==> design/flow/design.v <==
module PIEZO_reality_and_damedame(RESETN,CLK_1MHZ,A,T,SONG );
input RESETN,CLK_1MHZ,A,T;
output SONG;
reg SONG;
reg BUFF,BUFF2;
reg [10:0] freq,freq2;
reg [31:0] CNT_SOUND,CNT_SOUND2;
integer CLK_COUNT,CLK_COUNT2;
integer scale,scale2;
always @(*)
begin
if(A&&~T)
	SONG = BUFF;
else if(~A&&T)
	SONG = BUFF2;	
else 
	SONG =0;
end
always @( posedge CLK_1MHZ)
begin
	case(scale)
		-2: freq <= 0;
		-1: freq <= 0;
		0: freq <= 1012;	 
		1:	freq <= 1516;	  
		2:	freq <= 955;		  
		3: freq <= 1012;	  
		4: freq <= 1136;	  
		5: freq <= 1275;	  
		6: freq <= 1012;	  
		7: freq <= 0;	     
		8: freq <= 1607;	  
		9: freq <= 955;		  
		10: freq <= 1012;	  
		11: freq <= 1136;	  
		12: freq <= 1275;	  
		13: freq <= 1012;	  
		14: freq <= 675;	  
		15: freq <= 758;	  
		16: freq <= 1012;	  
		17: freq <= 0;	 	  
		18: freq <= 1516;	  
		19: freq <= 1351;	  
		20: freq <= 1275;	  
		21: freq <= 1012;	  
		22: freq <= 1136;	  
		23: freq <= 1204;	  
		24: freq <= 1136;	  
		25: freq <= 0;	  
		26: freq <= 1516;	  
		27: freq <= 758;	  
		28: freq <= 851;	  
		29: freq <= 902;	  
		30: freq <= 851;	  
		31: freq <= 0;	  
		32: freq <= 1275;	  
		33: freq <= 851;	  
		34: freq <= 955;	  
		35: freq <= 1012;	  
		36: freq <= 955;	  
		37: freq <= 1012;	  
		38: freq <= 1136;	  
		39: freq <= 0;	 	  
		40: freq <= 1012;	  
		41: freq <= 1516;	  
		42: freq <= 955;	  
		43: freq <= 1012;	  
		44: freq <= 1136;	  
		45: freq <= 1275;	  
		46: freq <= 1012;	  
		47: freq <= 0;	     
		48: freq <= 1607;	  
		49: freq <= 955;	 
		50: freq <= 1012;	  
		51: freq <= 1136;	  
		52: freq <= 1275;	  
		53: freq <= 1012;	  
		54: freq <= 675;	  
		55: freq <= 758;	  
		56: freq <= 1012;	  
		57: freq <= 0;	 	  
		58: freq <= 1516;	  
		59: freq <= 1351;	  
		60: freq <= 1275;	  
		61: freq <= 1012;	  
		62: freq <= 1136;	  
		63: freq <= 1204;	  
		64: freq <= 1136;	  
		65: freq <= 0;	  
		66: freq <= 1516;	  
		67: freq <= 758;	  
		68: freq <= 851;	  
		69: freq <= 902;	  
		70: freq <= 851;	  
		71: freq <= 0;	  
		72: freq <= 1275;	  
		73: freq <= 851;	  
		74: freq <= 955;	  
		75: freq <= 1012;	  
		76: freq <= 1136;	  
		77: freq <= 1275;	  
		78: freq <= 1275;	  
		79: freq <= 0;       
		default: freq <= 0;
	endcase
	case(scale2)
		-2: freq2 <= 0;
		-1: freq2 <= 0;	 
		0: freq2 <= 955;	  
		1: freq2 <= 851;	  
		2: freq2 <= 955;	  
		3: freq2 <= 758;	  
		4: freq2 <= 758;	  
		5: freq2 <= 758;	  
		6: freq2 <= 758;	  
		7: freq2 <= 758;	  
		8: freq2 <= 0;	  
		8: freq2 <= 0;	  
		9: freq2 <= 955;	  
		10: freq2 <= 955;	  
		11: freq2 <= 1012;	
		12: freq2 <= 1012;	
		13: freq2 <= 1012;	
		14: freq2 <= 1012;	
		15: freq2 <= 955;	 
		16: freq2 <= 955;	 
		17: freq2 <= 851;	 
		18: freq2 <= 851;	 
		19: freq2 <= 1136;	  
		20: freq2 <= 1275;	  
		21: freq2 <= 1275;	 
		22: freq2 <= 1275;	 
		23: freq2 <= 1275;	 
		24: freq2 <= 1275;	 
		25: freq2 <= 1275;	 
		26: freq2 <= 1275;	 
		27: freq2 <= 0;	  
		28: freq2 <= 0;	  
		29: freq2 <= 0;	  
		30: freq2 <= 0;	  
		31: freq2 <= 1275;	  
		32: freq2 <= 1431;	  
		33: freq2 <= 1516;	  
		34: freq2 <= 1431;	  
		35: freq2 <= 1431;	  
		36: freq2 <= 1431;	  
		37: freq2 <= 1431;	  
		38: freq2 <= 1431;	  
		39: freq2 <= 0;	  
		40: freq2 <= 0;	  
		41: freq2 <= 1136;	  
		42: freq2 <= 1136;	  
		43: freq2 <= 1012;	 
		44: freq2 <= 1012;	 
		45: freq2 <= 1012;	 
		46: freq2<= 1012;	 
		47: freq2<= 758;	  
		48: freq2 <= 758;	  
		49: freq2 <= 1012;	 
		50: freq2 <= 1012;	 
		51: freq2 <= 851;	 
		52:	freq2 <= 955;	 
		53:	freq2 <= 955;	 
		54:	freq2 <= 955;	 
		55:	freq2 <= 955;	 
		56:	freq2 <= 955;	 
		57:	freq2 <= 955;	 
		58:	freq2 <= 955;	 
		59:	freq2 <= 0;	  
		60:	freq2 <= 0;	  
		61:	freq2 <= 0;	  
		62:	freq2 <= 0;	  
		63:	freq2 <= 955;	 
		64:	freq2 <= 851;	 
		65:	freq2 <= 955;	 
		66:	freq2 <= 758;	  
		67:	freq2 <= 758;	  
		68:	freq2 <= 758;	  
		69:	freq2 <= 758;	  
		70:	freq2 <= 758;	  
		71:	freq2 <= 0;	  
		72:	freq2 <= 0;	  
		73:	freq2 <= 1136;	  
		74:	freq2 <= 1012;	 
		75:	freq2 <= 955;	 
		76:	freq2 <= 955;	 
		77:	freq2 <= 955;	 
		78:	freq2 <= 955;	 
		79:	freq2 <= 851;	 
		80:	freq2 <= 851;	 
		81:	freq2 <= 851;	 
		82:	freq2 <= 851;	 
		83:	freq2 <= 1275;	  
		84:	freq2 <= 1275;	  
		85:	freq2 <= 851;	 
		86:	freq2 <= 851;	 
		87:	freq2 <= 955;	 
		88:	freq2 <= 955;	 
		89:	freq2 <= 955;	 
		90:	freq2 <= 955;	 
		91:	freq2 <= 955;	 
		92:	freq2 <= 955;	 
		93:	freq2 <= 0;	  
		94:	freq2 <= 0;	  
		95:	freq2<= 0;	  
		96:	freq2<= 0;	  
		97:	freq2 <= 1516;	  
		98:	freq2 <= 1431;	  
		99:	freq2 <= 1275;	  
	100:	freq2 <= 1431;	  
	101:	freq2 <= 955;	 
	102:	freq2 <= 955;	 
	103:	freq2 <= 955;	 
	104:	freq2 <= 955;	 
	105:	freq2 <= 955;	 
	106:	freq2 <= 955;	 
	107:	freq2 <= 0;	  
	108:	freq2 <= 0;	  
	109:	freq2 <= 0;	  
	110:	freq2 <= 0;	  
	111:	freq2 <= 0;	  
	112:	freq2 <= 0;	  
	113:	freq2 <= 1516;	 
	114:	freq2<= 1431;	 
	115:	freq2 <= 1275;	  
	116:	freq2 <= 1431;	  
	117:	freq2 <= 851;	 
	118:	freq2 <= 851;	 
	119:	freq2 <= 851;	 
	120:	freq2 <= 851;	 
	121:	freq2 <= 851;	 
	122:	freq2 <= 851;	 
	123:	freq2 <= 0;	  
	124:	freq2 <= 0;	  
	125:	freq2 <= 0;	  
	126:	freq2 <= 0;	  
	127:	freq2 <= 851;	 
	128:	freq2 <= 955;	 
	129:	freq2 <= 1012;	 
	130:	freq2<= 955;	 
	default: freq <= 0;
	endcase		
end
always @(negedge RESETN or posedge CLK_1MHZ)
begin
	if(RESETN==1'b0)
		begin
				scale <= -2;
				BUFF <= 0;
				CNT_SOUND <= 0;
				CLK_COUNT <= 0;
		end
	else
		begin
			if(A)
				begin
					if( scale== -2 || scale == -1||
						 scale == 1|| scale == 2|| scale == 4|| scale == 5 || scale == 7 ||
						 scale == 8|| scale == 9|| scale == 11|| scale == 12|| scale == 15||
						 scale == 17|| scale == 18|| scale == 19|| scale == 20|| scale == 21||
						 scale ==23|| scale ==25|| scale == 26|| scale == 27|| scale == 29||
						 scale ==31|| scale ==32|| scale ==33|| scale ==35 || scale ==37 ||
						 scale ==41|| scale ==42|| scale == 44|| scale == 45|| scale == 47||
						 scale == 48|| scale == 49|| scale == 51|| scale == 52|| scale == 55||
						 scale ==57|| scale ==58|| scale == 59|| scale == 60|| scale == 61||
						 scale ==63|| scale ==65|| scale == 66|| scale == 67|| scale == 69||
						 scale ==71|| scale ==72|| scale == 73|| scale == 75 )
						 begin
								if( (CLK_COUNT < 300000) )         
									begin
										if(CNT_SOUND >= freq)   
											begin
												CNT_SOUND <= 0;   
												BUFF <= ~BUFF;					
												CLK_COUNT <= CLK_COUNT+1; 
											end				
										else   
											begin
												CNT_SOUND <=CNT_SOUND +1;  
												CLK_COUNT <= CLK_COUNT+1;
											end
									end						
								else  
									begin
										CLK_COUNT <= 0;	
										CNT_SOUND <= 0;	
										scale <= scale + 1;
									end
						end
					else if(scale == 3|| scale == 6|| scale ==10|| scale ==22 || scale ==24 ||
						 scale ==28|| scale ==30|| scale == 34|| scale == 39|| scale == 43||
						 scale == 46|| scale == 50|| scale == 62|| scale == 64|| scale == 68 ||scale == 70||
						 scale ==74|| scale ==77|| scale == 79)
							begin
								if( (CLK_COUNT < 600000) )         
									begin
										if(CNT_SOUND >= freq)   
											begin
												CNT_SOUND <= 0;   
												BUFF <= ~BUFF;					
												CLK_COUNT <= CLK_COUNT+1; 
											end				
										else   
											begin
												CNT_SOUND <=CNT_SOUND +1;  
												CLK_COUNT <= CLK_COUNT+1;
											end
									end						
								else  
									begin
										CLK_COUNT <= 0;	
										CNT_SOUND <= 0;
										scale <= scale + 1;
									end
							end	
					else if(scale == 0|| scale ==14|| scale ==36|| scale ==40 || scale ==54 ||
						 scale ==76)
						 begin
								if( (CLK_COUNT < 900000) )         
									begin
										if(CNT_SOUND >= freq)   
											begin
												CNT_SOUND <= 0;   
												BUFF <= ~BUFF;					
												CLK_COUNT <= CLK_COUNT+1; 
											end				
										else   
											begin
												CNT_SOUND <=CNT_SOUND +1;  
												CLK_COUNT <= CLK_COUNT+1;
											end
									end						
								else  
									begin
										CLK_COUNT <= 0;	
										CNT_SOUND <= 0;	
										scale <= scale + 1;
									end
							end
					else if(scale == 13|| scale ==16|| scale ==38|| scale ==53 || scale ==56 ||
						 scale ==78)
						 begin
								if( (CLK_COUNT < 1200000) )         
									begin
										if(CNT_SOUND >= freq)   
											begin
												CNT_SOUND <= 0;   
												BUFF <= ~BUFF;					
												CLK_COUNT <= CLK_COUNT+1; 
											end				
										else   
											begin
												CNT_SOUND <=CNT_SOUND +1;  
												CLK_COUNT <= CLK_COUNT+1;
											end
									end						
								else  
									begin
										CLK_COUNT <= 0;	
										CNT_SOUND <= 0;	
										scale <= scale + 1;
									end
						 end
					else       
						begin
							scale <= -2;
							BUFF  <= 0;
							CNT_SOUND <= 0;
							CLK_COUNT <= 0;
						end
				end
				else 
					begin
							scale <= -2;
							BUFF  <= 0;
							CNT_SOUND <= 0;
							CLK_COUNT <= 0;
					end
			end
end
always @(negedge RESETN or posedge CLK_1MHZ)
begin
	if(RESETN==1'b0)
		begin
				scale2<= -2;
				BUFF2 <= 0;
				CNT_SOUND2 <= 0;
				CLK_COUNT2 <= 0;
		end
	else
		begin	
			if(T)
				begin
					if(scale2 < 131) 
						begin
							if( (CLK_COUNT2 < 250000) )        
											begin
												if(CNT_SOUND2 >= freq2)   
													begin
														CNT_SOUND2 <= 0;   
														BUFF2 <= ~BUFF2;					
														CLK_COUNT2 <= CLK_COUNT2+1; 
													end				
												else   
													begin
														CNT_SOUND2 <=CNT_SOUND2 +1;  
														CLK_COUNT2 <= CLK_COUNT2+1;
													end
												end						
							else 
								begin
									CLK_COUNT2 <= 0;	
									CNT_SOUND2 <= 0;	
									scale2 <= scale2 + 1;
								end
						end
					else
						begin
							CLK_COUNT2 <= 0;	
							CNT_SOUND2 <= 0;	
							scale2 <= -2;
						end
				end
				else
					begin
						scale2<= -2;
						BUFF2 <= 0;
						CNT_SOUND2 <= 0;
						CLK_COUNT2 <= 0;
					end
	  end
end
endmodule
==> design/flow/run.sh <==
#!/bin/bash
# the make line also repeats each setting of config.mk as NAME=value (left out here)
make -C /OpenROAD-flow-scripts/flow DESIGN_CONFIG=/design/flow/config.mk WORK_HOME=/design/flow/orfs CLKGATE_MAP_FILE= finish
==> design/flow/config.mk <==
export PLATFORM = sky130hd
export DESIGN_NAME = PIEZO_reality_and_damedame
export DESIGN_NICKNAME = PIEZO_reality_and_damedame
export VERILOG_FILES = /design/flow/design.v
export SDC_FILE = /design/flow/constraint.sdc
export NUM_CORES = 4
export LEC_CHECK = 0
export ABC_AREA = 1
export CAP_MARGIN = 20
export CORE_MARGIN = 7
export CORE_UTILIZATION = 66
export GPL_ROUTABILITY_DRIVEN = 0
export HOLD_SLACK_MARGIN = 0.19
export PLACE_DENSITY_LB_ADDON = 0.16
export SLEW_MARGIN = 5
==> design/flow/constraint.sdc <==
create_clock -name core_clock -period 10.0 [get_ports {CLK_1MHZ}]
set_input_delay 2.0000 -clock core_clock [delete_from_list [all_inputs] [get_ports {CLK_1MHZ}]]
set_output_delay 2.0000 -clock core_clock [all_outputs]
set_load 0.01 [all_outputs]
==> PnR_summary.wiki, run 1 <==
== Metrics ==
{| class="wikitable"
! Metric !! Value
|-
| Setup TNS after final layout || 0 ns
|-
| DR vias || 10680
|-
| Endpoint arrival time on the critical path || 3.77 ns
|-
| Number of antenna violations at the first check in global routing || 0
|-
| Max-slew violation count || 0
|-
| First-pass GRT wire length || 46.16 mm
|-
| Endpoint class of the critical path || output pin
|-
| Detailed-route wire length per cell || 14.05 um
|-
| Post-route clock period utilization || 0.5773
|-
| Final net count || 1690
|-
| Inserted Clock Buffers || 23
|-
| Number of global-route vias before repair || 10120
|-
| Combinational Power || 0.0361 mW
|-
| Number of cells traversed by the worst register-to-register path || 13
|-
| Biggest consumer || clock
|-
| Row count || 49
|-
| Root buffer selected by CTS || clkbuf_16
|-
| Hold-fix buffers at CTS || 0
|-
| Dominant combinational family || simple AND/OR/NAND/NOR gates
|-
| Critical Path Fanout Max || 13
|-
| Data required, critical path || 8.00 ns
|-
| Min-Delay Endpoint || CLK_COUNT[0]$_DFF_PN0_
|-
| Number of hold-slack violations in the final timing report || 0
|-
| Post-synthesis sequential element count || 216
|-
| Portion of total power attributed to sequential cells || 0.488
|-
| Outcome || complete, no violations
|-
| PnR worst setup slack || 4.227 ns
|-
| # DRC || 0
|-
| Maximum root-to-sink buffer count || 3
|-
| Clock latency on the worst-skew pair || 0.52 ns
|-
| Worst slack, placed || 4.272 ns
|-
| Overall die height || 150.9 um
|-
| Logic pwr share || 0.020
|-
| Gate family responsible for the most delay along the worst path || buffers and inverters
|-
| CTS tree || built
|-
| Static power due to leakage || 6.441 nW
|-
| Total area of sequential cells || 5483 um2
|-
| Placeable Area || 18150 um2
|-
| Area Growth Syn to Fin || 9.424%
|-
| Post-synth mux share || 0
|-
| Path length in cells of the critical path || 4
|-
| Yosys cell count || 1608
|-
| Unique cell type count in the Yosys netlist || 52
|-
| Hold path cells || 1
|-
| Total power after layout || 1.835 mW
|-
| Num ports || 5
|-
| Number of setup violations in the final report || 0
|-
| Adder-cell area share of the yosys netlist || 0.03442
|-
| Fraction of registers with async set or reset after synthesis || 0.8981
|-
| Maximum clock frequency || 0.1732 GHz
|-
| Drt initial violations || 1070
|-
| Reg-to-reg critical path startpoint || scale2[19]$_DFFE_PN1P_
|-
| Residual antenna-violating net count after detailed routing || 0
|-
| Master of the slowest instance on the critical path || clkdlybuf4s50_1
|-
| Sort of element at the start of the critical path || input pin
|-
| Post-CTS setup buffer count || 0
|-
| Worst setup skew after layout || 0.03158 ns
|-
| Setup repair after global routing missed its margin || no
|-
| Antenna diode count || 0
|-
| Hold slack final || 0.4574 ns
|-
| Peak ir drop on the vdd network || 155.3 uV
|-
| Vias per Instance || 5.627
|-
| Reported sequential group power || 0.895 mW
|-
| Grt ovf || 0
|-
| Crit-path cells || clkdlybuf4s50_1 -> nand3_1 -> o31ai_1 -> clkdlybuf4s50_1
|-
| Startpoint of the most critical setup path || A
|-
| Hold crit path type || reg2reg
|-
| Critical path's largest stage delay || 0.91 ns
|-
| Cell-internal power || 1.463 mW
|-
| Clk slew on worst S/H paths || 0.06 ns
|-
| Combinational Area || 5972 um2
|-
| Post-synth top area cell || dfrtp_1
|-
| Final-layout fill cell count || 1375
|-
| Chip area || 22760 um2
|-
| Post-Syn Instances || 1608
|-
| Total net switching power || 0.3726 mW
|-
| Top cell type by instance count after synthesis || nor2_1
|-
| Top post-synthesis cells by count || 275 x nor2_1, 271 x nand2_1, 208 x inv_1
|-
| DP Wirelength || 18.86 mm
|-
| Buf/Inv on CP || 2
|-
| Post-synthesis sequential area ratio || 0.4436
|-
| Power density over the cells || 135.7 nW/um2
|-
| Power share of the clock group || 0.493
|-
| Endpoint of the most critical register-to-register path || CNT_SOUND2[3]$_DFF_PN0_
|-
| Post-synthesis cell area || 12360 um2
|-
| All-layer global routing usage || 0.2415
|-
| Synthesis Warnings || 1
|-
| Post-Synth Simple-Gate Area || 0.3284
|-
| I/O Buffers || 4
|-
| Period minus WS final || 5.773 ns
|-
| Destination of the critical timing path || SONG
|-
| Max-slew headroom || 0.3498
|-
| Prevailing post-synth register cell || dfrtp_1
|-
| Cell repeated most along the worst path || clkdlybuf4s50_1
|-
| Clk sinks || 216
|-
| Share of the synthesized area in the top cell type || 0.2672
|-
| Clock network power consumption || 0.905 mW
|-
| Avg Synthesized Cell Area || 7.687 um2
|-
| Internal reg-to-reg setup slack || 6.47 ns
|-
| Effective utilization at floorplan || 0.6811
|-
| Worst slew pin tran || 0.9753 ns
|-
| Switching part of the total power || 0.2030
|-
| Setup Crit Path Kind || in2out
|-
| Post-cts resize count || 0
|-
| Startpoint of the lowest-slack hold path || CLK_COUNT[0]$_DFF_PN0_
|-
| AND-OR/OR-AND share of the synthesized area || 0.06569
|-
| Htree depth || 1
|-
| Number of warnings in the stage logs || 34
|-
| Final design area excluding fillers || 13530 um2
|-
| Maximum number of pins on one net before global-route repair || 113
|-
| Initial DRT Pass Iterations || 6
|-
| Final WL || 26.66 mm
|-
| Instance area after placement || 12700 um2
|-
| Count of library flops with an enable pin || 11
|-
| Yosys chip area || 12360 um2
|-
| Post-synthesis share of cell area spent on xor and xnor gates || 0.04251
|-
| Horiz. Die Dim || 150.9 um
|-
| # Max-Cap Violations || 0
|-
| Cells taking the most area after synthesis || dfrtp_1 27%, dfstp_2 13%, nor2_1 8.4%, nand2_1 8.2%, inv_1 6.3%
|}
==> layer usage <==
metal,vias to the layer above,global-route usage,share of wire
met5,-,0,0
met4,0,0.07296,0.030
met3,79,0.04452,0.072
met2,431,0.4027,0.47
met1,4881,0.3191,0.43
li1,5284,-,-
==> area by class of cell <==
| class | instances | share of cell area |
|---|---|---|
| flip-flops and latches | 216 | 0.4054 |
| clock buffers | 34 | 0.05227 |
| clock inverters | 7 | 0.008696 |
| well taps | 229 | 0.02118 |
| multi-input cells | 1166 | 0.4415 |
| inverters | 238 | 0.06605 |
| repair buffers | 7 | 0.004903 |
==> stage by stage <==
stage	utilization	instances
5_1_grt	0.7453	1897
3_5_place_dp	0.6999	1856
2_1_floorplan	-	1647
3_3_place_gp	0.6999	1856
6_report	0.7453	1897
4_1_cts	0.7453	1897
==> run 2: changes to the inputs <==
- ABC_AREA: 1 -> default
- CORE_MARGIN: 7 -> 2
- CORE_UTILIZATION: 66 -> 72
- CTS_CLUSTER_DIAMETER: default -> 230
- CTS_CLUSTER_SIZE: default -> 32
- GPL_ROUTABILITY_DRIVEN: 0 -> default
- HOLD_SLACK_MARGIN: 0.19 -> default
- PLACE_DENSITY_LB_ADDON: 0.16 -> 0.22
- SETUP_SLACK_MARGIN: default -> 1.69
- SLEW_MARGIN: 5 -> 20
- clock period: 10.0 -> 6.46 ns (I/O delays scaled with it)
==> run 2 against run 1 <==
- largest power group is now registers
- critical path type is now reg2reg
- final cell count fell by 21%
- still clean on timing, DRC and antenna
- sequential power rose by 54%
- via count fell by 12%
==> PnR_summary.wiki, run 2 <==
== Metrics ==
{| class="wikitable"
! Metric !! Value
|-
| Critical Path Fanout Max || 34 (was 13)
|-
| Gate family responsible for the most delay along the worst path || simple AND/OR/NAND/NOR gates (was buffers and inverters)
|-
| Period minus WS final || 4.221 ns
|-
| Effective utilization at floorplan || 0.7376 (was 0.6811)
|-
| Max-slew violation count || 0 (unchanged)
|-
| Number of antenna violations at the first check in global routing || 1 (was 0)
|-
| Htree depth || 1 (unchanged)
|-
| Number of global-route vias before repair || 9032 (was 10120)
|-
| Post-synthesis share of cell area spent on xor and xnor gates || 0.07325 (was 0.04251)
|-
| Horiz. Die Dim || 131.6 um (was 150.9 um)
|-
| DP Wirelength || 17.31 mm (was 18.86 mm)
|-
| Hold crit path type || reg2reg (unchanged)
|-
| Hold path cells || 1 (unchanged)
|-
| Reported sequential group power || 1.38 mW (was 0.895 mW)
|-
| Root buffer selected by CTS || clkbuf_16 (unchanged)
|-
| Drt initial violations || 1159 (was 1070)
|-
| Setup TNS after final layout || 0 ns (unchanged)
|-
| Endpoint class of the critical path || register (was output pin)
|-
| # Max-Cap Violations || 0 (unchanged)
|-
| Unique cell type count in the Yosys netlist || 78 (was 52)
|-
| Destination of the critical timing path || scale[17]$_DFFE_PN1P_ (was SONG)
|-
| Initial DRT Pass Iterations || 6 (unchanged)
|-
| Outcome || complete, no violations (unchanged)
|-
| Static power due to leakage || 5.143 nW (was 6.441 nW)
|-
| AND-OR/OR-AND share of the synthesized area || 0.1368 (was 0.06569)
|-
| Top cell type by instance count after synthesis || nor2_1 (unchanged)
|-
| All-layer global routing usage || 0.2960 (was 0.2415)
|-
| Instance area after placement || 11990 um2 (was 12700 um2)
|-
| I/O Buffers || 4 (unchanged)
|-
| Crit-path cells || or3b_2 -> o21ai_1 -> a32o_1 -> a21oi_1 -> o221a_2 -> nor4_1 -> and2_1 -> o211ai_1 -> nor2_1 -> nor2_1 (was clkdlybuf4s50_1 -> nand3_1 -> o31ai_1 -> clkdlybuf4s50_1)
|-
| Chip area || 17310 um2 (was 22760 um2)
|-
| Share of the synthesized area in the top cell type || 0.2819 (was 0.2672)
|-
| Peak ir drop on the vdd network || 237.8 uV (was 155.3 uV)
|-
| DR vias || 9360 (was 10680)
|-
| Worst slew pin tran || 0.9499 ns (was 0.9753 ns)
|-
| Cells taking the most area after synthesis || dfrtp_1 28%, dfstp_2 14%, nor2_1 5.3%, xor2_1 4.6%, ha_1 3.6% (was dfrtp_1 27%, dfstp_2 13%, nor2_1 8.4%, nand2_1 8.2%, inv_1 6.3%)
|-
| Total area of sequential cells || 5483 um2 (unchanged)
|-
| Startpoint of the most critical setup path || scale[3]$_DFFE_PN1P_ (was A)
|-
| Buf/Inv on CP || 0 (was 2)
|-
| Combinational Power || 0.0530 mW (was 0.0361 mW)
|-
| Clk slew on worst S/H paths || 0.12 ns (was 0.06 ns)
|-
| Maximum root-to-sink buffer count || 3 (unchanged)
|-
| Post-synthesis cell area || 11720 um2 (was 12360 um2)
|-
| Grt ovf || 0 (unchanged)
|-
| Setup Crit Path Kind || reg2reg (was in2out)
|-
| Area Growth Syn to Fin || 4.869% (was 9.424%)
|-
| Synthesis Warnings || 1 (unchanged)
|-
| Final design area excluding fillers || 12290 um2 (was 13530 um2)
|-
| Path length in cells of the critical path || 10 (was 4)
|-
| Count of library flops with an enable pin || 11 (unchanged)
|-
| Cell-internal power || 1.708 mW (was 1.463 mW)
|-
| Endpoint of the most critical register-to-register path || scale[17]$_DFFE_PN1P_ (was CNT_SOUND2[3]$_DFF_PN0_)
|-
| Yosys cell count || 1274 (was 1608)
|-
| Reg-to-reg critical path startpoint || scale[3]$_DFFE_PN1P_ (was scale2[19]$_DFFE_PN1P_)
|-
| Biggest consumer || registers (was clock)
|-
| Avg Synthesized Cell Area || 9.197 um2 (was 7.687 um2)
|-
| Num ports || 5 (unchanged)
|-
| Startpoint of the lowest-slack hold path || CLK_COUNT2[0]$_DFF_PN0_ (was CLK_COUNT[0]$_DFF_PN0_)
|-
| Maximum clock frequency || 0.2369 GHz
|-
| Internal reg-to-reg setup slack || 2.24 ns (was 6.47 ns)
|-
| Clock network power consumption || 0.726 mW (was 0.905 mW)
|-
| Total net switching power || 0.4560 mW (was 0.3726 mW)
|-
| Overall die height || 131.6 um (was 150.9 um)
|-
| CTS tree || built (unchanged)
|-
| Post-Syn Instances || 1274 (was 1608)
|-
| Post-synthesis sequential element count || 216 (unchanged)
|-
| Final-layout fill cell count || 1080 (was 1375)
|-
| Placeable Area || 15890 um2 (was 18150 um2)
|-
| Number of setup violations in the final report || 0 (unchanged)
|-
| Sort of element at the start of the critical path || register (was input pin)
|-
| Portion of total power attributed to sequential cells || 0.640 (was 0.488)
|-
| Residual antenna-violating net count after detailed routing || 0 (unchanged)
|-
| Inserted Clock Buffers || 10 (was 23)
|-
| Maximum number of pins on one net before global-route repair || 77 (was 113)
|-
| Endpoint arrival time on the critical path || 4.60 ns (was 3.77 ns)
|-
| Power density over the cells || 176.1 nW/um2 (was 135.7 nW/um2)
|-
| Post-CTS setup buffer count || 0 (unchanged)
|-
| Row count || 46 (was 49)
|-
| Post-cts resize count || 0 (unchanged)
|-
| Data required, critical path || 6.84 ns (was 8.00 ns)
|-
| Max-slew headroom || 0.3660 (was 0.3498)
|-
| Number of warnings in the stage logs || 32 (was 34)
|-
| # DRC || 0 (unchanged)
|-
| Post-Synth Simple-Gate Area || 0.2413 (was 0.3284)
|-
| Prevailing post-synth register cell || dfrtp_1 (unchanged)
|-
| Post-synth mux share || 0.005339 (was 0)
|-
| Worst setup skew after layout || 0.01823 ns (was 0.03158 ns)
|-
| Post-synth top area cell || dfrtp_1 (unchanged)
|-
| First-pass GRT wire length || 43.04 mm (was 46.16 mm)
|-
| Post-synthesis sequential area ratio || 0.4679 (was 0.4436)
|-
| Hold-fix buffers at CTS || 0 (unchanged)
|-
| Dominant combinational family || simple AND/OR/NAND/NOR gates (unchanged)
|-
| Critical path's largest stage delay || 0.93 ns (was 0.91 ns)
|-
| Master of the slowest instance on the critical path || dfstp_2 (was clkdlybuf4s50_1)
|-
| Min-Delay Endpoint || CLK_COUNT2[0]$_DFF_PN0_ (was CLK_COUNT[0]$_DFF_PN0_)
|-
| Fraction of registers with async set or reset after synthesis || 0.8981 (unchanged)
|-
| Number of hold-slack violations in the final timing report || 0 (unchanged)
|-
| Final WL || 25.32 mm (was 26.66 mm)
|-
| Final standard cell utilization of the core || 0.7736 (was 0.7453)
|-
| Clk sinks || 216 (unchanged)
|-
| Setup repair after global routing missed its margin || no (unchanged)
|-
| Adder-cell area share of the yosys netlist || 0.03631 (was 0.03442)
|-
| Logic pwr share || 0.024 (was 0.020)
|-
| Power share of the clock group || 0.336 (was 0.493)
|-
| Number of cells traversed by the worst register-to-register path || 10 (was 13)
|-
| GP Congestion || 0.9593
|-
| Switching part of the total power || 0.2107 (was 0.2030)
|-
| Top post-synthesis cells by count || 167 x nor2_1, 132 x dfrtp_1, 107 x nand2_1 (was 275 x nor2_1, 271 x nand2_1, 208 x inv_1)
|-
| Yosys chip area || 11720 um2 (was 12360 um2)
|-
| Final net count || 1314 (was 1690)
|-
| Post-route clock period utilization || 0.6534 (was 0.5773)
|-
| Vias per Instance || 6.253 (was 5.627)
|-
| Detailed-route wire length per cell || 16.91 um (was 14.05 um)
|-
| Clock latency on the worst-skew pair || 0.48 ns (was 0.52 ns)
|-
| Combinational Area || 5931 um2 (was 5972 um2)
|-
| Cell repeated most along the worst path || nor2_1 (was clkdlybuf4s50_1)
|}
## run 2: cell type report
| cell class | instances | share of cell area |
|---|---|---|
| repair buffers | 13 | 0.009062 |
| inverters | 51 | 0.01558 |
| clock inverters | 1 | 0.0007128 |
| clock buffers | 15 | 0.02362 |
| diodes | 1 | 0.0002036 |
| flip-flops and latches | 216 | 0.4462 |
| multi-input cells | 984 | 0.4826 |
| well taps | 216 | 0.02199 |
## run 2: metrics by stage
step	setup WS, ns	hold slack (ns)	total power [mW]	std cells
4_1_cts	2.268	0.4720	2.182	1496
5_1_grt	1.981	0.4987	2.245	1497
6_report	2.239	0.4656	2.164	1497
3_3_place_gp	2.496	0.4524	1.461	1480
3_5_place_dp	2.289	0.4555	1.463	1480
2_1_floorplan	3.272	0.4329	1.428	1313
## run 2: per-layer routing
metal / wire length [um] / global-route usage / vias to the layer above
met5: 0 / 0 / -
met4: 674 / 0.09783 / 0
met3: 1352 / 0.02894 / 54
met2: 12240 / 0.4884 / 334
met1: 11050 / 0.4159 / 4507
li1: - / - / 4465
==> run 3: changes to the inputs <==
- CAP_MARGIN: 20 -> 10
- CTS_CLUSTER_DIAMETER: 230 -> default
- PLACE_DENSITY_LB_ADDON: 0.22 -> default
- SETUP_SLACK_MARGIN: 1.69 -> -0.57
==> run 3 against run 2 <==
- still clean on timing, DRC and antenna
- utilization up 2.9 points
- clock power up 86%
- sequential share of layout area down 1.6 points
- non-clock buffer count down 2
- synthesized cell count unchanged
- critical path depth up 1
- power up 29%
- die size unchanged
- global-route usage up 1.1 points
- register-to-register slack worse by 0.04 ns
- wire length up 5.0%
- largest cell class unchanged
- highest routed layer unchanged
==> PnR_summary.wiki, run 3 <==
== Metrics ==
{| class="wikitable"
! Metric !! Value
|-
| Internal reg-to-reg setup slack || 2.20 ns (was 2.24 ns)
|-
| Row count || 46 (unchanged)
|-
| Total area of sequential cells || 5483 um2 (unchanged)
|-
| Final-layout fill cell count || 1025 (was 1080)
|-
| Dominant combinational family || simple AND/OR/NAND/NOR gates (unchanged)
|-
| Number of warnings in the stage logs || 34 (was 32)
|-
| Top cell type by instance count after synthesis || nor2_1 (unchanged)
|-
| Htree depth || 1 (unchanged)
|-
| Endpoint of the most critical register-to-register path || scale[19]$_DFFE_PN1P_ (was scale[17]$_DFFE_PN1P_)
|-
| Unique cell type count in the Yosys netlist || 78 (unchanged)
|-
| Maximum number of pins on one net before global-route repair || 75 (was 77)
|-
| Avg Synthesized Cell Area || 9.197 um2 (unchanged)
|-
| Clock latency on the worst-skew pair || 0.50 ns (was 0.48 ns)
|-
| Power share of the clock group || 0.483 (was 0.336)
|-
| Post-synth top area cell || dfrtp_1 (unchanged)
|-
| CTS tree || built (unchanged)
|-
| GP Congestion || 0.9772 (was 0.9593)
|-
| Inserted Clock Buffers || 23 (was 10)
|-
| Static power due to leakage || 5.363 nW (was 5.143 nW)
|-
| DR vias || 9493 (was 9360)
|-
| Post-synthesis sequential area ratio || 0.4679 (unchanged)
|-
| Overall die height || 131.6 um (unchanged)
|-
| Path length in cells of the critical path || 11 (was 10)
|-
| Share of the synthesized area in the top cell type || 0.2819 (unchanged)
|-
| Residual antenna-violating net count after detailed routing || 0 (unchanged)
|-
| Number of cells traversed by the worst register-to-register path || 11 (was 10)
|-
| Post-synthesis sequential element count || 216 (unchanged)
|-
| Number of setup violations in the final report || 0 (unchanged)
|-
| Max-slew violation count || 0 (unchanged)
|-
| Yosys cell count || 1274 (unchanged)
|-
| Number of global-route vias before repair || 9226 (was 9032)
|-
| Logic pwr share || 0.019 (was 0.024)
|-
| Total net switching power || 0.5746 mW (was 0.4560 mW)
|-
| Clk slew on worst S/H paths || 0.06 ns (was 0.12 ns)
|-
| Grt ovf || 0 (unchanged)
|-
| Crit-path cells || nand2_1 -> o21ai_1 -> a32o_1 -> a21oi_1 -> nor4_1 -> nor4_1 -> nor4_1 -> o21ai_2 -> buf_4 -> nor2_2 -> nor2_1 (was or3b_2 -> o21ai_1 -> a32o_1 -> a21oi_1 -> o221a_2 -> nor4_1 -> and2_1 -> o211ai_1 -> nor2_1 -> nor2_1)
|-
| Post-synthesis cell area || 11720 um2 (unchanged)
|-
| DP Wirelength || 17.03 mm (was 17.31 mm)
|-
| Portion of total power attributed to sequential cells || 0.498 (was 0.640)
|-
| Power density over the cells || 218.4 nW/um2 (was 176.1 nW/um2)
|-
| Area Growth Syn to Fin || 8.842% (was 4.869%)
|-
| Setup TNS after final layout || 0 ns (unchanged)
|-
| # Max-Cap Violations || 0 (unchanged)
|-
| Placeable Area || 15890 um2 (unchanged)
|-
| Hold-fix buffers at CTS || 0 (unchanged)
|-
| Final standard cell utilization of the core || 0.8029 (was 0.7736)
|-
| Critical path's largest stage delay || 0.88 ns (was 0.93 ns)
|-
| Post-Synth Simple-Gate Area || 0.2413 (unchanged)
|-
| Period minus WS final || 4.265 ns (was 4.221 ns)
|-
| # DRC || 0 (unchanged)
|-
| Hold crit path type || reg2reg (unchanged)
|-
| Cell-internal power || 2.211 mW (was 1.708 mW)
|-
| Final net count || 1325 (was 1314)
|-
| Horiz. Die Dim || 131.6 um (unchanged)
|-
| Endpoint arrival time on the critical path || 4.66 ns (was 4.60 ns)
|-
| Yosys chip area || 11720 um2 (unchanged)
|-
| Post-synth mux share || 0.005339 (unchanged)
|-
| Gate family responsible for the most delay along the worst path || simple AND/OR/NAND/NOR gates (unchanged)
|-
| Cells taking the most area after synthesis || dfrtp_1 28%, dfstp_2 14%, nor2_1 5.3%, xor2_1 4.6%, ha_1 3.6% (unchanged)
|-
| Reported sequential group power || 1.39 mW (was 1.38 mW)
|-
| Maximum root-to-sink buffer count || 3 (unchanged)
|-
| Cell repeated most along the worst path || nor4_1 (was nor2_1)
|-
| Final WL || 26.58 mm (was 25.32 mm)
|-
| Clk sinks || 216 (unchanged)
|-
| Critical Path Fanout Max || 40 (was 34)
|-
| Reg-to-reg critical path startpoint || scale[4]$_DFFE_PN1P_ (was scale[3]$_DFFE_PN1P_)
|-
| Count of library flops with an enable pin || 11 (unchanged)
|-
| Post-synthesis share of cell area spent on xor and xnor gates || 0.07325 (unchanged)
|-
| Post-route clock period utilization || 0.6602 (was 0.6534)
|-
| I/O Buffers || 4 (unchanged)
|-
| Synthesis Warnings || 1 (unchanged)
|-
| Destination of the critical timing path || scale[19]$_DFFE_PN1P_ (was scale[17]$_DFFE_PN1P_)
|-
| Hold path cells || 1 (unchanged)
|-
| Number of antenna violations at the first check in global routing || 0 (was 1)
|-
| Sort of element at the start of the critical path || register (unchanged)
|-
| Top post-synthesis cells by count || 167 x nor2_1, 132 x dfrtp_1, 107 x nand2_1 (unchanged)
|-
| Num ports || 5 (unchanged)
|-
| Min-Delay Endpoint || CLK_COUNT2[0]$_DFF_PN0_ (unchanged)
|-
| Buf/Inv on CP || 1 (was 0)
|-
| Master of the slowest instance on the critical path || dfstp_2 (unchanged)
|-
| Fraction of registers with async set or reset after synthesis || 0.8981 (unchanged)
|-
| Startpoint of the most critical setup path || scale[4]$_DFFE_PN1P_ (was scale[3]$_DFFE_PN1P_)
|-
| Post-Syn Instances || 1274 (unchanged)
|-
| Setup repair after global routing missed its margin || no (unchanged)
|-
| Max-slew headroom || 0.3853 (was 0.3660)
|-
| Initial DRT Pass Iterations || 7 (was 6)
|-
| Data required, critical path || 6.85 ns (was 6.84 ns)
|-
| All-layer global routing usage || 0.3071 (was 0.2960)
|-
| Outcome || complete, no violations (unchanged)
|-
| Biggest consumer || registers (unchanged)
|-
| AND-OR/OR-AND share of the synthesized area || 0.1368 (unchanged)
|-
| Worst slew pin tran || 0.9221 ns (was 0.9499 ns)
|-
| Post-cts resize count || 0 (unchanged)
|-
| Combinational Area || 5931 um2 (unchanged)
|-
| Worst setup skew after layout || 0.01218 ns (was 0.01823 ns)
|-
| Startpoint of the lowest-slack hold path || CLK_COUNT2[0]$_DFF_PN0_ (unchanged)
|-
| Vias per Instance || 6.250 (was 6.253)
|-
| Switching part of the total power || 0.2063 (was 0.2107)
|-
| Post-CTS setup buffer count || 0 (unchanged)
|-
| Prevailing post-synth register cell || dfrtp_1 (unchanged)
|-
| Number of hold-slack violations in the final timing report || 0 (unchanged)
|-
| Maximum clock frequency || 0.2345 GHz (was 0.2369 GHz)
|-
| Root buffer selected by CTS || clkbuf_16 (unchanged)
|-
| Combinational Power || 0.0537 mW (was 0.0530 mW)
|-
| Adder-cell area share of the yosys netlist || 0.03631 (unchanged)
|-
| Clock network power consumption || 1.35 mW (was 0.726 mW)
|-
| Detailed-route wire length per cell || 17.50 um (was 16.91 um)
|-
| Endpoint class of the critical path || register (unchanged)
|-
| Chip area || 17310 um2 (unchanged)
|-
| Setup Crit Path Kind || reg2reg (unchanged)
|-
| Drt initial violations || 719 (was 1159)
|-
| Antenna diode count || 0 (was 1)
|-
| First-pass GRT wire length || 44.50 mm (was 43.04 mm)
|-
| Peak ir drop on the vdd network || 228.9 uV (was 237.8 uV)
|-
| Effective utilization at floorplan || 0.7376 (unchanged)
|}
run 3: final cells by class:
| cell class | count | share of cell area |
|---|---|---|
| clock buffers | 31 | 0.05062 |
| inverters | 51 | 0.01501 |
| multi-input cells | 984 | 0.4650 |
| flip-flops and latches | 216 | 0.4299 |
| repair buffers | 11 | 0.007554 |
| well taps | 216 | 0.02119 |
| clock inverters | 10 | 0.01069 |
run 3: per-stage QoR:
| step | setup slack [ns] | hold WS (ns) | area [um2] | total power, mW | instances |
|---|---|---|---|---|---|
| 2_1_floorplan | 3.272 | 0.4329 | 11860 | 1.428 | 1313 |
| 3_3_place_gp | 2.387 | 0.4566 | 11970 | 1.461 | 1478 |
| 3_5_place_dp | 2.310 | 0.4596 | 11970 | 1.462 | 1478 |
| 4_1_cts | 2.273 | 0.4697 | 12750 | 2.797 | 1519 |
| 5_1_grt | 1.811 | 0.5112 | 12750 | 2.864 | 1519 |
| 6_report | 2.195 | 0.4730 | 12750 | 2.786 | 1519 |
run 3: metal layers:
metal  track usage  part of all wire  wire, um  up-vias
met5             0                 0         0        -
met4       0.09722             0.027       718        0
met3       0.04167             0.057      1512       68
met2        0.5064              0.48     12880      329
met1        0.4260              0.43     11460     4583
li1              -                 -         -     4513
==> run 4: changes to the inputs <==
- ABC_AREA: default -> 0
- CAP_MARGIN: 10 -> 20
- CORE_MARGIN: 2 -> 7
- CORE_UTILIZATION: 72 -> 19
- CTS_CLUSTER_SIZE: 32 -> default
- GPL_ROUTABILITY_DRIVEN: default -> 0
- HOLD_SLACK_MARGIN: default -> 0.19
- PLACE_DENSITY_LB_ADDON: default -> 0.16
- SETUP_SLACK_MARGIN: -0.57 -> default
- SLEW_MARGIN: 20 -> 5
- clock period: 6.46 -> 3.59 ns (I/O delays scaled with it)
==> run 4 against run 3 <==
- sequential share of layout area down 4.1 points
- sequential power up 79%
- area after synthesis is the same
- synthesized cell count is the same
- via count shrank 2.2%
- clock skew increased by 0.00071 ns
- final area grew 11%
- critical path type unchanged
==> PnR_summary.wiki, run 4 <==
== Metrics ==
{| class="wikitable"
! Metric !! Value
|-
| Outcome || complete, no violations (unchanged)
|-
| Worst slack, placed || 0.05470 ns (was 2.310 ns)
|-
| Post-synthesis sequential area ratio || 0.4679 (unchanged)
|-
| Cells taking the most area after synthesis || dfrtp_1 28%, dfstp_2 14%, nor2_1 5.3%, xor2_1 4.6%, ha_1 3.6% (unchanged)
|-
| Clock latency on the worst-skew pair || 0.55 ns (was 0.50 ns)
|-
| Setup repair after global routing missed its margin || no (unchanged)
|-
| Maximum clock frequency || 0.3002 GHz (was 0.2345 GHz)
|-
| Detailed-route wire length per cell || 13.96 um (was 17.50 um)
|-
| Adder-cell area share of the yosys netlist || 0.03631 (unchanged)
|-
| Setup Crit Path Kind || reg2reg (unchanged)
|-
| Crit-path cells || inv_1 -> ha_1 -> nand2b_1 -> o21ai_0 -> a221o_1 -> a221oi_1 -> a31oi_1 -> o21a_1 -> nor4_2 -> o21ai_2 -> or2_2 -> nor2_1 (was nand2_1 -> o21ai_1 -> a32o_1 -> a21oi_1 -> nor4_1 -> nor4_1 -> nor4_1 -> o21ai_2 -> buf_4 -> nor2_2 -> nor2_1)
|-
| Startpoint of the most critical setup path || scale[1]$_DFFE_PN1P_ (was scale[4]$_DFFE_PN1P_)
|-
| All-layer global routing usage || 0.08647 (was 0.3071)
|-
| Drt initial violations || 524 (was 719)
|-
| Total net switching power || 1.180 mW (was 0.5746 mW)
|-
| Power share of the clock group || 0.521 (was 0.483)
|-
| PnR worst setup slack || 0.2588 ns (was 2.195 ns)
|-
| Final design area excluding fillers || 14120 um2 (was 12750 um2)
|-
| Cell-internal power || 4.252 mW (was 2.211 mW)
|-
| Top post-synthesis cells by count || 167 x nor2_1, 132 x dfrtp_1, 107 x nand2_1 (unchanged)
|-
| Data required, critical path || 4.07 ns (was 6.85 ns)
|-
| CTS tree || built (unchanged)
|-
| Placeable Area || 60700 um2 (was 15890 um2)
|-
| Root buffer selected by CTS || clkbuf_16 (unchanged)
|-
| Gate family responsible for the most delay along the worst path || AND-OR/OR-AND gates (was simple AND/OR/NAND/NOR gates)
|-
| Max-slew violation count || 0 (unchanged)
|-
| Hold-fix buffers at CTS || 0 (unchanged)
|-
| First-pass GRT wire length || 50.89 mm (was 44.50 mm)
|-
| Number of global-route vias before repair || 9458 (was 9226)
|-
| # DRC || 0 (unchanged)
|-
| Post-cts resize count || 0 (unchanged)
|-
| Effective utilization at floorplan || 0.1931 (was 0.7376)
|-
| Sort of element at the start of the critical path || register (unchanged)
|-
| Portion of total power attributed to sequential cells || 0.459 (was 0.498)
|-
| Yosys cell count || 1274 (unchanged)
|-
| Buf/Inv on CP || 1 (unchanged)
|-
| Maximum root-to-sink buffer count || 3 (unchanged)
|-
| Number of antenna violations at the first check in global routing || 0 (unchanged)
|-
| Row count || 90 (was 46)
|-
| Inserted Clock Buffers || 27 (was 23)
|-
| Power density over the cells || 384.7 nW/um2 (was 218.4 nW/um2)
|-
| Post-synthesis sequential element count || 216 (unchanged)
|-
| I/O Buffers || 4 (unchanged)
|-
| Hold crit path type || in2async (was reg2reg)
|-
| Vias per Instance || 4.332 (was 6.250)
|-
| Yosys chip area || 11720 um2 (unchanged)
|-
| DR vias || 9288 (was 9493)
|-
| Overall die height || 262.3 um (was 131.6 um)
|-
| Endpoint class of the critical path || register (unchanged)
|-
| Num ports || 5 (unchanged)
|-
| # Max-Cap Violations || 0 (unchanged)
|-
| Worst setup skew after layout || 0.01288 ns (was 0.01218 ns)
|-
| Dominant combinational family || simple AND/OR/NAND/NOR gates (unchanged)
|-
| Grt ovf || 0 (unchanged)
|-
| Number of hold-slack violations in the final timing report || 0 (unchanged)
|-
| Reported sequential group power || 2.49 mW (was 1.39 mW)
|-
| Post-synthesis cell area || 11720 um2 (unchanged)
|-
| Period minus WS final || 3.331 ns (was 4.265 ns)
|-
| Post-route clock period utilization || 0.9279 (was 0.6602)
|-
| Destination of the critical timing path || CNT_SOUND[2]$_DFF_PN0_ (was scale[19]$_DFFE_PN1P_)
|-
| Number of placed instances, taps included || 2094 (was 1478)
|-
| Critical Path Fanout Max || 12 (was 40)
|-
| Count of library flops with an enable pin || 11 (unchanged)
|-
| Instance area after placement || 13140 um2 (was 11970 um2)
|-
| Reg-to-reg critical path startpoint || scale[1]$_DFFE_PN1P_ (was scale[4]$_DFFE_PN1P_)
|-
| Initial DRT Pass Iterations || 5 (was 7)
|-
| Switching part of the total power || 0.2173 (was 0.2063)
|-
| Post-CTS setup buffer count || 0 (unchanged)
|-
| Post-Syn Instances || 1274 (unchanged)
|-
| Unique cell type count in the Yosys netlist || 78 (unchanged)
|-
| Logic pwr share || 0.020 (was 0.019)
|-
| Master of the slowest instance on the critical path || dfstp_2 (unchanged)
|-
| Post-Synth Simple-Gate Area || 0.2413 (unchanged)
|-
| Max-slew headroom || 0.4909 (was 0.3853)
|-
| Chip area || 68820 um2 (was 17310 um2)
|-
| Fraction of registers with async set or reset after synthesis || 0.8981 (unchanged)
|-
| Clock network power consumption || 2.83 mW (was 1.35 mW)
|-
| Number of cells traversed by the worst register-to-register path || 12 (was 11)
|-
| Synthesis Warnings || 1 (unchanged)
|-
| Antenna diode count || 0 (unchanged)
|-
| Share of the synthesized area in the top cell type || 0.2819 (unchanged)
|-
| Final net count || 1379 (was 1325)
|-
| Residual antenna-violating net count after detailed routing || 0 (unchanged)
|-
| Total power after layout || 5.432 mW (was 2.786 mW)
|-
| Number of warnings in the stage logs || 32 (was 34)
|-
| Non-filler cells, final || 2144 (was 1519)
|-
| Avg Synthesized Cell Area || 9.197 um2 (unchanged)
|-
| Path length in cells of the critical path || 12 (was 11)
|-
| Final WL || 29.93 mm (was 26.58 mm)
|-
| Combinational Power || 0.107 mW (was 0.0537 mW)
|-
| Critical path's largest stage delay || 0.57 ns (was 0.88 ns)
|-
| Endpoint of the most critical register-to-register path || CNT_SOUND[2]$_DFF_PN0_ (was scale[19]$_DFFE_PN1P_)
|-
| Final standard cell utilization of the core || 0.2326 (was 0.8029)
|-
| DP Wirelength || 20.61 mm (was 17.03 mm)
|-
| Clk sinks || 216 (unchanged)
|-
| Prevailing post-synth register cell || dfrtp_1 (unchanged)
|-
| Endpoint arrival time on the critical path || 3.81 ns (was 4.66 ns)
|-
| AND-OR/OR-AND share of the synthesized area || 0.1368 (unchanged)
|-
| Htree depth || 1 (unchanged)
|-
| Maximum number of pins on one net before global-route repair || 87 (was 75)
|-
| Post-synthesis share of cell area spent on xor and xnor gates || 0.07325 (unchanged)
|-
| Internal reg-to-reg setup slack || 0.26 ns (was 2.20 ns)
|-
| Horiz. Die Dim || 262.3 um (was 131.6 um)
|-
| Post-synth mux share || 0.005339 (unchanged)
|-
| Worst slew pin tran || 0.7637 ns (was 0.9221 ns)
|-
| Top cell type by instance count after synthesis || nor2_1 (unchanged)
|-
| Static power due to leakage || 5.731 nW (was 5.363 nW)
|-
| Peak ir drop on the vdd network || 263.5 uV (was 228.9 uV)
|-
| Clk slew on worst S/H paths || 0.06 ns (about the same)
|-
| Biggest consumer || clock (was registers)
|-
| Setup TNS after final layout || 0 ns (unchanged)
|-
| Post-synth top area cell || dfrtp_1 (unchanged)
|-
| Number of setup violations in the final report || 0 (unchanged)
|-
| Hold slack final || 0.2441 ns (was 0.4730 ns)
|-
| Area Growth Syn to Fin || 20.50% (was 8.842%)
|}
## run 4: routing by layer
metal	vias to the layer above	share of wire	wire, um	GRT usage
met3	49	0.034	1018	0.01151
li1	4619	-	-	-
met5	-	0	0	0
met1	4476	0.49	14720	0.1207
met4	0	0.024	706	0.02955
met2	144	0.45	13490	0.1369
## run 4: area by class of cell
| type | count | area, um2 |
|---|---|---|
| fill | 6510 | 46580 |
| clock inverter | 12 | 143.9 |
| clock buffer | 38 | 788.3 |
| tap | 782 | 978.4 |
| sequential | 216 | 5487 |
| timing repair buffer | 61 | 566.8 |
| multi-input combinational | 984 | 5964 |
| inverter | 51 | 191.4 |
==> run 5: changes to the inputs <==
- ABC_AREA: 0 -> default
- CAP_MARGIN: 20 -> 15
- CORE_MARGIN: 7 -> 2
- CORE_UTILIZATION: 19 -> 72
- CTS_CLUSTER_DIAMETER: default -> 91
- CTS_CLUSTER_SIZE: default -> 58
- GPL_ROUTABILITY_DRIVEN: 0 -> default
- HOLD_SLACK_MARGIN: 0.19 -> default
- PLACE_DENSITY: default -> 0.35
- PLACE_DENSITY_LB_ADDON: 0.16 -> default
- SETUP_SLACK_MARGIN: default -> 0.98
- SLEW_MARGIN: 5 -> 20
- clock period: 3.59 -> 3.36 ns (I/O delays scaled with it)
==> run 5 against run 4 <==
- the flow now stops in global routing (5_1_grt)
- die size decreased by 75%
- area after synthesis is the same
- synthesized cell count unchanged
==> PnR_summary.wiki, run 5 <==
=== Physical design figures ===
{| class="wikitable"
! Metric !! Value
|-
| Num ports || 5 (unchanged)
|-
| Horiz. Die Dim || 131.6 um (was 262.3 um)
|-
| Row count || 46 (was 90)
|-
| Top cell type by instance count after synthesis || nor2_1 (unchanged)
|-
| Inserted Clock Buffers || 10 (was 27)
|-
| Yosys chip area || 11720 um2 (unchanged)
|-
| Chip area || 17310 um2 (was 68820 um2)
|-
| Root buffer selected by CTS || clkbuf_16 (unchanged)
|-
| Share of the synthesized area in the top cell type || 0.2819 (unchanged)
|-
| Post-synthesis cell area || 11720 um2 (unchanged)
|-
| Top post-synthesis cells by count || 167 x nor2_1, 132 x dfrtp_1, 107 x nand2_1 (unchanged)
|-
| Clk sinks || 216 (unchanged)
|-
| Prevailing post-synth register cell || dfrtp_1 (unchanged)
|-
| GP Congestion || 0.9579
|-
| Synthesis Warnings || 1 (unchanged)
|-
| Worst slack, placed || -0.05772 ns (was 0.05470 ns)
|-
| Maximum root-to-sink buffer count || 3 (unchanged)
|-
| Placeable Area || 15890 um2 (was 60700 um2)
|-
| AND-OR/OR-AND share of the synthesized area || 0.1368 (unchanged)
|-
| I/O Buffers || 4 (unchanged)
|-
| Htree depth || 1 (unchanged)
|-
| Cells taking the most area after synthesis || dfrtp_1 28%, dfstp_2 14%, nor2_1 5.3%, xor2_1 4.6%, ha_1 3.6% (unchanged)
|-
| Effective utilization at floorplan || 0.7376 (was 0.1931)
|-
| Post-synthesis share of cell area spent on xor and xnor gates || 0.07325 (unchanged)
|-
| Failing step || global routing (5_1_grt)
|-
| Post-synth top area cell || dfrtp_1 (unchanged)
|-
| Fraction of registers with async set or reset after synthesis || 0.8981 (unchanged)
|-
| Overall die height || 131.6 um (was 262.3 um)
|-
| Number of placed instances, taps included || 1512 (was 2094)
|-
| All-layer global routing usage || 1.045
|-
| Post-Syn Instances || 1274 (unchanged)
|-
| Post-synth mux share || 0.005339 (unchanged)
|-
| Instance area after placement || 12480 um2 (was 13140 um2)
|-
| Grt ovf || 1561
|-
| Post-Synth Simple-Gate Area || 0.2413 (unchanged)
|-
| DP Wirelength || 18.60 mm (was 20.61 mm)
|-
| Post-synthesis sequential area ratio || 0.4679 (unchanged)
|-
| Error that halted the flow || [ERROR GRT-0232] Routing congestion too high. Check the congestion heatmap in the GUI.
|-
| Dominant combinational family || simple AND/OR/NAND/NOR gates (unchanged)
|-
| Outcome || aborted with a tool error (was complete, no violations)
|-
| Count of library flops with an enable pin || 11 (unchanged)
|-
| Adder-cell area share of the yosys netlist || 0.03631 (unchanged)
|-
| Hold-fix buffers at CTS || 0 (unchanged)
|-
| Yosys cell count || 1274 (unchanged)
|-
| Unique cell type count in the Yosys netlist || 78 (unchanged)
|-
| Avg Synthesized Cell Area || 9.197 um2 (unchanged)
|-
| Post-synthesis sequential element count || 216 (unchanged)
|}
==> run 5: stage by stage <==
stage | util | setup TNS, ns
2_1_floorplan | - | 0
3_3_place_gp | 0.7858 | 0
3_5_place_dp | 0.7858 | -0.1187
4_1_cts | 0.8958 | 0
==> run 5: what timing repair did <==
item | CTS
endpoints found under the setup margin | 171
cloned | 11
pin swaps | 48
setup buffers | 63
resized | 154
==> run 5: routing by layer <==
metal  track usage  overflow
met3        0.8353        25
met5        0.5351         7
met2         1.296      1074
met4         1.203       442
met1        0.9399        13
==> run 6: changes to the inputs <==
- CAP_MARGIN: 15 -> 20
- CTS_CLUSTER_DIAMETER: 91 -> 40
- CTS_CLUSTER_SIZE: 58 -> 22
- PLACE_DENSITY: 0.35 -> default
- SETUP_SLACK_MARGIN: 0.98 -> -0.18
- clock period: 3.36 -> 3.19 ns (I/O delays scaled with it)
==> run 6 against run 5 <==
- now fails the layout checks on negative setup slack
- synthesized cell count stayed put
- area after synthesis stayed put
- die size unchanged
==> PnR_summary.wiki, run 6 <==
== Metrics ==
{| class="wikitable"
! Metric !! Value
|-
| Post-synthesis cell area || 11720 um2 (unchanged)
|-
| Maximum root-to-sink buffer count || 3 (unchanged)
|-
| AND-OR/OR-AND share of the synthesized area || 0.1368 (unchanged)
|-
| Inserted Clock Buffers || 28 (was 10)
|-
| Htree depth || 1 (unchanged)
|-
| Failed layout checks || negative setup slack
|-
| Post-synth top area cell || dfrtp_1 (unchanged)
|-
| DP Wirelength || 19.23 mm (was 18.60 mm)
|-
| Outcome || failed layout checks (was aborted with a tool error)
|-
| Reported sequential group power || 2.81 mW
|-
| Total net switching power || 1.492 mW
|-
| Grt ovf || 0
|-
| Post-synthesis sequential area ratio || 0.4679 (unchanged)
|-
| Post-route clock period utilization || 1.084
|-
| I/O Buffers || 4 (unchanged)
|-
| Effective utilization at floorplan || 0.7376 (unchanged)
|-
| Peak ir drop on the vdd network || 598.9 uV
|-
| Unique cell type count in the Yosys netlist || 78 (unchanged)
|-
| Buf/Inv on CP || 2
|-
| Number of setup violations in the final report || 63
|-
| Maximum clock frequency || 0.2891 GHz
|-
| Destination of the critical timing path || scale[16]$_DFFE_PN1P_
|-
| Final WL || 34.27 mm
|-
| DR vias || 10910
|-
| Overall die height || 131.6 um (unchanged)
|-
| CTS tree || built
|-
| Top cell type by instance count after synthesis || nor2_1 (unchanged)
|-
| Biggest consumer || clock
|-
| Gate family responsible for the most delay along the worst path || simple AND/OR/NAND/NOR gates
|-
| Clk sinks || 216 (unchanged)
|-
| Synthesis Warnings || 1 (unchanged)
|-
| Clock latency on the worst-skew pair || 0.55 ns
|-
| Final standard cell utilization of the core || 0.8887
|-
| Root buffer selected by CTS || clkbuf_16 (unchanged)
|-
| Num ports || 5 (unchanged)
|-
| # DRC || 0
|-
| Initial DRT Pass Iterations || 6
|-
| Endpoint arrival time on the critical path || 3.90 ns
|-
| Post-synth mux share || 0.005339 (unchanged)
|-
| Chip area || 17310 um2 (unchanged)
|-
| Top post-synthesis cells by count || 167 x nor2_1, 132 x dfrtp_1, 107 x nand2_1 (unchanged)
|-
| Final net count || 1452
|-
| Most used routing layer in global routing || met2
|-
| Logic pwr share || 0.020
|-
| Endpoint class of the critical path || register
|-
| Worst slack, placed || -0.3504 ns (was -0.05772 ns)
|-
| Setup TNS after final layout || -6.790 ns
|-
| Master of the slowest instance on the critical path || or4_1
|-
| Combinational Power || 0.127 mW
|-
| Hold-fix buffers at CTS || 0 (unchanged)
|-
| Reg-to-reg critical path startpoint || scale[9]$_DFFE_PN1P_
|-
| Sort of element at the start of the critical path || register
|-
| Area Growth Syn to Fin || 20.48%
|-
| Max-slew violation count || 0
|-
| Final design area excluding fillers || 14120 um2
|-
| Path length in cells of the critical path || 11
|-
| Number of cells traversed by the worst register-to-register path || 11
|-
| Endpoint of the most critical register-to-register path || scale[16]$_DFFE_PN1P_
|-
| Static power due to leakage || 6.095 nW
|-
| Share of the synthesized area in the top cell type || 0.2819 (unchanged)
|-
| Met3 capacity usage during global routing || 0.05093
|-
| Global-route track usage on met2 || 0.6367
|-
| Post-Syn Instances || 1274 (unchanged)
|-
| Cell repeated most along the worst path || buf_4
|-
| Total power after layout || 6.216 mW
|-
| Period minus WS final || 3.459 ns
|-
| Data required, critical path || 3.63 ns
|-
| GP Congestion || 1.004 (was 0.9579)
|-
| Clock network power consumption || 3.28 mW
|-
| Horiz. Die Dim || 131.6 um (unchanged)
|-
| Drt initial violations || 1410
|-
| Maximum number of pins on one net before global-route repair || 80
|-
| Power share of the clock group || 0.528
|-
| Number of antenna violations at the first check in global routing || 1
|-
| Post-synthesis share of cell area spent on xor and xnor gates || 0.07325 (unchanged)
|-
| Detailed-route wire length per cell || 20.73 um
|-
| Met1 track demand over resource || 0.4618
|-
| Clk slew on worst S/H paths || 0.07 ns
|-
| Vias per Instance || 6.599
|-
| Internal reg-to-reg setup slack || -0.27 ns
|-
| Cell-internal power || 4.724 mW
|-
| Post-synthesis sequential element count || 216 (unchanged)
|-
| Critical path's largest stage delay || 0.59 ns
|-
| Non-filler cells, final || 1653
|-
| Cells taking the most area after synthesis || dfrtp_1 28%, dfstp_2 14%, nor2_1 5.3%, xor2_1 4.6%, ha_1 3.6% (unchanged)
|-
| Setup Crit Path Kind || reg2reg
|-
| Power density over the cells || 440.3 nW/um2
|-
| Setup repair after global routing missed its margin || yes
|-
| First-pass GRT wire length || 51.71 mm
|-
| Residual antenna-violating net count after detailed routing || 0
|-
| Prevailing post-synth register cell || dfrtp_1 (unchanged)
|-
| Adder-cell area share of the yosys netlist || 0.03631 (unchanged)
|-
| Number of global-route vias before repair || 10470
|-
| Critical Path Fanout Max || 13
|-
| Hold slack final || 0.08905 ns
|-
| PnR worst setup slack || -0.2686 ns
|-
| Fraction of registers with async set or reset after synthesis || 0.8981 (unchanged)
|-
| All-layer global routing usage || 0.3623
|-
| Placeable Area || 15890 um2 (unchanged)
|-
| Yosys chip area || 11720 um2 (unchanged)
|-
| Startpoint of the most critical setup path || scale[9]$_DFFE_PN1P_
|-
| Worst slew pin tran || 0.7120 ns
|-
| Crit-path cells || nand4_1 -> or4_1 -> nor3_2 -> nand2_1 -> nor4_1 -> o21ai_0 -> o211ai_1 -> buf_4 -> nor3_1 -> buf_4 -> a211oi_1
|-
| Number of hold-slack violations in the final timing report || 0
|-
| Portion of total power attributed to sequential cells || 0.452
|-
| Row count || 46 (unchanged)
|-
| Avg Synthesized Cell Area || 9.197 um2 (unchanged)
|-
| # Max-Cap Violations || 0
|-
| Hold crit path type || in2async
|-
| Number of warnings in the stage logs || 35
|-
| Switching part of the total power || 0.2400
|-
| Dominant combinational family || simple AND/OR/NAND/NOR gates (unchanged)
|-
| Yosys cell count || 1274 (unchanged)
|-
| Max-slew headroom || 0.5203
|-
| Instance area after placement || 12810 um2 (was 12480 um2)
|-
| Post-Synth Simple-Gate Area || 0.2413 (unchanged)
|-
| Worst setup skew after layout || 0.02900 ns
|-
| Count of library flops with an enable pin || 11 (unchanged)
|-
| Number of placed instances, taps included || 1586 (was 1512)
|}
## run 6: timing repair
item | CTS | global route
pin swaps | 1 | 6
endpoints found under the setup margin | 37 | 81
gates cloned | 0 | 2
gates resized | 6 | 39
buffers inserted | 2 | 10
## run 6: routing by layer
metal / vias up / routed length [um]
li1: 4776 / -
met1: 5165 / 12650
met2: 785 / 17110
met3: 182 / 2844
met4: 0 / 1670
met5: - / 0
## run 6: area by class of cell
cell class / count / area [um2]
antenna: 1 / 2.502
clock buffer: 32 / 735.7
clock inverter: 20 / 256.5
fill: 750 / 1768
inverter: 51 / 191.4
multi-input combinational: 984 / 6097
sequential: 216 / 5483
tap: 216 / 270.3
timing repair buffer: 133 / 1081
Power figures rest on the tool's default switching activity, not on a simulated workload.
